==> flow/design.v <==
		`timescale 1ns / 1ps
module lab4_2( 
              input wire      mode,
              input wire[2:0] opCode,
              input wire[3:0] value,
              input clk,
              input reset,
              output reg[9:0] result,
              output reg cacheFull,
              output reg invalidOp,
              output reg overflow);
	reg [2:0] opcode_array[0:31];
	reg [3:0] value_array[0:31];
	integer i;
	reg [10:0] counter;
	reg [10:0] counter2;
	reg [20:0] p0;
	reg [20:0] p1;
	reg [10:0] temp_for_p0_p1_change;	
	reg temp_for_bit_change;
	reg [6:0] PC;
	reg [6:0] begin_PC;
	reg flag;
    always @(posedge clk or posedge reset) begin 
		if(reset) begin
			for(i=0;i<32;i=i+1)begin
				opcode_array[i] = 0;
				value_array[i] = 0;
			end
		   invalidOp = 0;  
			cacheFull = 0;
			overflow = 0;
		   counter = 0;	  
		   counter2= 0;	  
		   p0 = 0;	  
		   p1 = 0;  
		   PC = 0;
		   flag = 0;
		   begin_PC = 0;
		   result = 0;
		end else begin
			if(mode == 1) begin 
				temp_for_p0_p1_change = p0;
			   if(opcode_array[PC] == 0) begin		  
					p0 = p0 + value_array[PC]; 			  
			   end
			   if(opcode_array[PC] == 1) begin
					p0 = p0 + p1 + value_array[PC];				  
			   end
			   if(opcode_array[PC] == 2) begin
					p0 = p0 * p1 + value_array[PC];					
			   end
			   if(opcode_array[PC] == 4) begin 
					counter2 = 0;
					for(i=0;i<10;i=i+1) begin			
						if(p0[i] == 1) counter2 = counter2 + 1; 						
					end			
					p0 = counter2;	  
			   end
			   if(opcode_array[PC] == 5) begin
					for(i=0;i<5;i=i+1) begin
						temp_for_bit_change = p0[i];			
						p0[i] = p0[9-i];			
						p0[9-i] = temp_for_bit_change;
					end
			   end
			   if(opcode_array[PC] == 6) begin					
					begin_PC = value_array[PC];
			   end
			   flag = 0;
			   for(i=10;i<21;i=i+1)begin				  
					if (p0[i] == 1) flag = 1;
					p0[i] = 0;
			   end
				if(flag == 0) begin		
					overflow = 0;	
				end	
				else begin	
					overflow = 1;	
				end
				PC = PC + 1;
				if(PC >= counter) begin  
					PC = begin_PC;			  
				end
				p1 = temp_for_p0_p1_change; 
				result = p0;
			end else begin 
				if(opCode == 3 || opCode == 7)begin	
					invalidOp = 1;	
				end else begin			
					invalidOp = 0;	
					if(counter > 31) begin		
						cacheFull = 1;		
					end else begin	
						opcode_array[counter] = opCode;	
						value_array[counter] = value;	
						counter = counter + 1;
					end
				end
			end
		end 		
    end
endmodule
==> flow/config.mk <==
export PLATFORM = sky130hd
export DESIGN_NAME = lab4_2
export DESIGN_NICKNAME = lab4_2
export VERILOG_FILES = /design/flow/design.v
export SDC_FILE = /design/flow/constraint.sdc
export NUM_CORES = 4
export LEC_CHECK = 0
export ABC_AREA = 1
export CAP_MARGIN = 20
export CORE_MARGIN = 2
export CORE_UTILIZATION = 71
export CTS_CLUSTER_SIZE = 31
export HOLD_SLACK_MARGIN = -0.09
export MIN_ROUTING_LAYER = met1
export PLACE_DENSITY_LB_ADDON = 0.24
export SLEW_MARGIN = 30
export TNS_END_PERCENT = 80
==> flow/constraint.sdc <==
create_clock -name core_clock -period 9.14 [get_ports {clk}]
set_input_delay 1.8280 -clock core_clock [delete_from_list [all_inputs] [get_ports {clk}]]
set_output_delay 1.8280 -clock core_clock [all_outputs]
set_load 0.01 [all_outputs]
run.sh (not shown) runs the stock make flow with config.mk's settings and CLKGATE_MAP_FILE=.
The baseline failed in 5_1_grt.
==> next run, changes <==
ABC_AREA = unset   (was 1)
CORE_MARGIN = 10   (was 2)
CORE_UTILIZATION = 54   (was 71)
CTS_CLUSTER_SIZE = unset   (was 31)
HOLD_SLACK_MARGIN = unset   (was -0.09)
TNS_END_PERCENT = unset   (was 80)
clock period = 13.4 ns   (was 9.14 ns; I/O delays follow)
=> The new run completed with no timing, DRC or antenna violations. Synthesized area increases by 2.0%. Die area climbs by 56%. Synthesized cell count decreases by 23%.

========
// lab4_2: RTL as listed in full above, without the edits since
make LEC_CHECK=0 CAP_MARGIN=30 CORE_MARGIN=2 CORE_UTILIZATION=40 GPL_TIMING_DRIVEN=0 SLEW_MARGIN=40 finish   # period 7.44 ns
The starting point completed, yet does not pass: negative setup slack.
Then changed:
Settings changed: CAP_MARGIN 30 to 20, CORE_UTILIZATION 40 to 72, CTS_CLUSTER_SIZE set to 32, GPL_TIMING_DRIVEN 0 to not set, PLACE_DENSITY_LB_ADDON set to 0.15, SETUP_SLACK_MARGIN set to -1.01, SLEW_MARGIN 40 to 20.
Clock period 7.44 ns to 10.1 ns, I/O delays scaled along.
Effect: The new run finished but fails on negative setup slack. Synthesized cell count stays the same. Sequential share of layout area is higher by 0.67 points. Synthesized area stays the same. Utilization came out higher by 38 points. Final area shrinks by 2.3%.
Then changed:
Settings changed: ABC_AREA set to 1, CTS_CLUSTER_SIZE 32 to not set, PLACE_DENSITY_LB_ADDON 0.15 to 0.2, SETUP_SLACK_MARGIN -1.01 to 2.23, TNS_END_PERCENT set to 5.
Clock period 10.1 ns to 7.47 ns, I/O delays scaled along.
What happened: The changed run reached the layout checks and failed them: negative setup slack. Final area is higher by 2.2%. Worst setup slack gets worse by 2800 ps. Routed wire length is higher by 26%. Via count is higher by 30%. Hold slack is about the same. Critical path depth is higher by 3. Register-to-register slack gets worse by 2800 ps. Die area is lower by 1.9%. Sequential cell count does not change. Global-route usage is lower by 0.14 points.
Then changed:
Settings changed: CORE_UTILIZATION 72 to 68, TNS_END_PERCENT 5 to not set.
Clock period 7.47 ns to 12.1 ns, I/O delays scaled along.
Result: The new run finished clean. Utilization drops by 8.9 points. Clock-buffer cell count came out lower by 1. Cell area went down by 3.9%. Register-to-register slack gains 5100 ps. Synthesized cell count is unchanged. Non-clock buffer count decreases by 182.
